== v9 ==
==> flow/design.v (excerpt) <==
module DotProduct(  
  input         clock,  
  input  [7:0]  io_a_0,
  input  [7:0]  io_a_1,
  input  [7:0]  io_a_2,
  input  [7:0]  io_a_3,
  input  [7:0]  io_a_4,
  input  [7:0]  io_a_5,
  input  [7:0]  io_a_6,
  input  [7:0]  io_a_7,
  input  [7:0]  io_a_8,
  input  [7:0]  io_a_9,
  input  [7:0]  io_a_10,
  input  [7:0]  io_a_11,
  input  [7:0]  io_a_12,
  input  [7:0]  io_a_13,
  input  [7:0]  io_a_14,
  input  [7:0]  io_a_15,
  input  [7:0]  io_b_0,  
  input  [7:0]  io_b_1,  
  input  [7:0]  io_b_2,  
  input  [7:0]  io_b_3,  
  input  [7:0]  io_b_4,  
  input  [7:0]  io_b_5,  
  input  [7:0]  io_b_6,  
  input  [7:0]  io_b_7,  
  input  [7:0]  io_b_8,  
  input  [7:0]  io_b_9,  
  input  [7:0]  io_b_10,  
  input  [7:0]  io_b_11,  
  input  [7:0]  io_b_12,  
  input  [7:0]  io_b_13,  
  input  [7:0]  io_b_14,  
  input  [7:0]  io_b_15,  
  output [20:0] io_y  
);
  wire  m_0_clock;  
  wire [7:0] m_0_io_a;  
  wire [7:0] m_0_io_b;  
  ...
For scale: about 9700 cells after synthesis, roughly 760 flip-flops, ~280 I/O pins, roughly 73000 um2 of cells after synthesis.
export LEC_CHECK = 0
export ABC_AREA = 1
export CAP_MARGIN = 5
export CORE_MARGIN = 5
export CORE_UTILIZATION = 15
export GPL_TIMING_DRIVEN = 1
export MIN_ROUTING_LAYER = met1
export PLACE_DENSITY = 0.53
export SETUP_SLACK_MARGIN = 0.05
export SLEW_MARGIN = 40
export TNS_END_PERCENT = 20
create_clock -name core_clock -period 8.51 [get_ports {clock}]
run.sh (not shown) runs the stock make flow with config.mk's settings and CLKGATE_MAP_FILE=.
#### Input delta (v38 over v9)
# v9
export LEC_CHECK = 0
export ABC_AREA = 1
export CAP_MARGIN = 5
export CORE_MARGIN = 5
export CORE_UTILIZATION = 15
export GPL_TIMING_DRIVEN = 1
export MIN_ROUTING_LAYER = met1
export PLACE_DENSITY = 0.53
export SETUP_SLACK_MARGIN = 0.05
export SLEW_MARGIN = 40
export TNS_END_PERCENT = 20
create_clock -name core_clock -period 8.51 [get_ports {clock}]
# v38
export LEC_CHECK = 0
export CAP_MARGIN = 5
export CORE_MARGIN = 2
export CORE_UTILIZATION = 72
export GPL_TIMING_DRIVEN = 1
export MAX_ROUTING_LAYER = met4
export PLACE_DENSITY = 0.65
export SLEW_MARGIN = 40
create_clock -name core_clock -period 3.77 [get_ports {clock}]
- Looking across v38 and v9, the single run that reached the end with no open violations was v9.
- v38 vs. v9: portion of the clock cycle consumed by the worst path in the final layout higher; cell area after placement moved down; via count of the first global-routing pass ~0 delta; synthesized cell count has decreased.
#### Input delta (v48 over v38)
# v38
export LEC_CHECK = 0
export CAP_MARGIN = 5
export CORE_MARGIN = 2
export CORE_UTILIZATION = 72
export GPL_TIMING_DRIVEN = 1
export MAX_ROUTING_LAYER = met4
export PLACE_DENSITY = 0.65
export SLEW_MARGIN = 40
create_clock -name core_clock -period 3.77 [get_ports {clock}]
# v48
export LEC_CHECK = 0
export CAP_MARGIN = 15
export CORE_MARGIN = 2
export CORE_UTILIZATION = 72
export SLEW_MARGIN = 20
create_clock -name core_clock -period 2.75 [get_ports {clock}]
### Flow results
- Of v48 and v38, only v48 never reached the final stage.
- v48: aborted in global routing (tool error)
- CTS H-tree depth: v38 vs v48 identical
- From v38 to v48 the numbers moved as follows: detailed placement HPWL rose by about 5%, mux cell area share after synthesis stayed essentially flat, post-detailed-placement cell area rose by about 3%, count of placed standard cells including taps rose by about 1.6%, die area stayed essentially flat.
- Delta (v48 minus v38): final RePlAce weighted congestion increased by 0.69% relative to the old numbers, total setup buffers inserted after CTS increased by 34% relative to the old numbers, Yosys chip area closely matched the old numbers.
- Diff v38..v48 | async set or reset register ratio after synthesis | unchanged
diff inputs: v48 => v59
# v48
export LEC_CHECK = 0
export CAP_MARGIN = 15
export CORE_MARGIN = 2
export CORE_UTILIZATION = 72
export SLEW_MARGIN = 20
create_clock -name core_clock -period 2.75 [get_ports {clock}]
# v59
export LEC_CHECK = 0
export CAP_MARGIN = 20
export CORE_MARGIN = 2
export CORE_UTILIZATION = 40
export SLEW_MARGIN = 20
create_clock -name core_clock -period 4.77 [get_ports {clock}]
Results
v59: PASS, flow complete, no timing, DRC or antenna violations
The cell area after technology mapping was comparable across v59 and v48.
Post-synthesis share of cell area spent on and, or, nand and nor gates came out exactly the same in v59 and v48.
Compared v59 vs v48, and fraction of the core area occupied by cells at floorplan is down in v59.
Reported for v59 and v48, count of boundary I/O pins turned out identical to the last digit.
From v48 to v59, total of flip-flops plus latches after synthesis did not move at all.
Diff v59..v48 | mean area per synthesized cell | unchanged
v59 -> v48: area reported by Yosys stat delta 0, exact match
Changes observed in v59 relative to v48: placement-stage worst setup slack +1.45 ns, die height now larger, die area now larger, cell total after placement now larger.
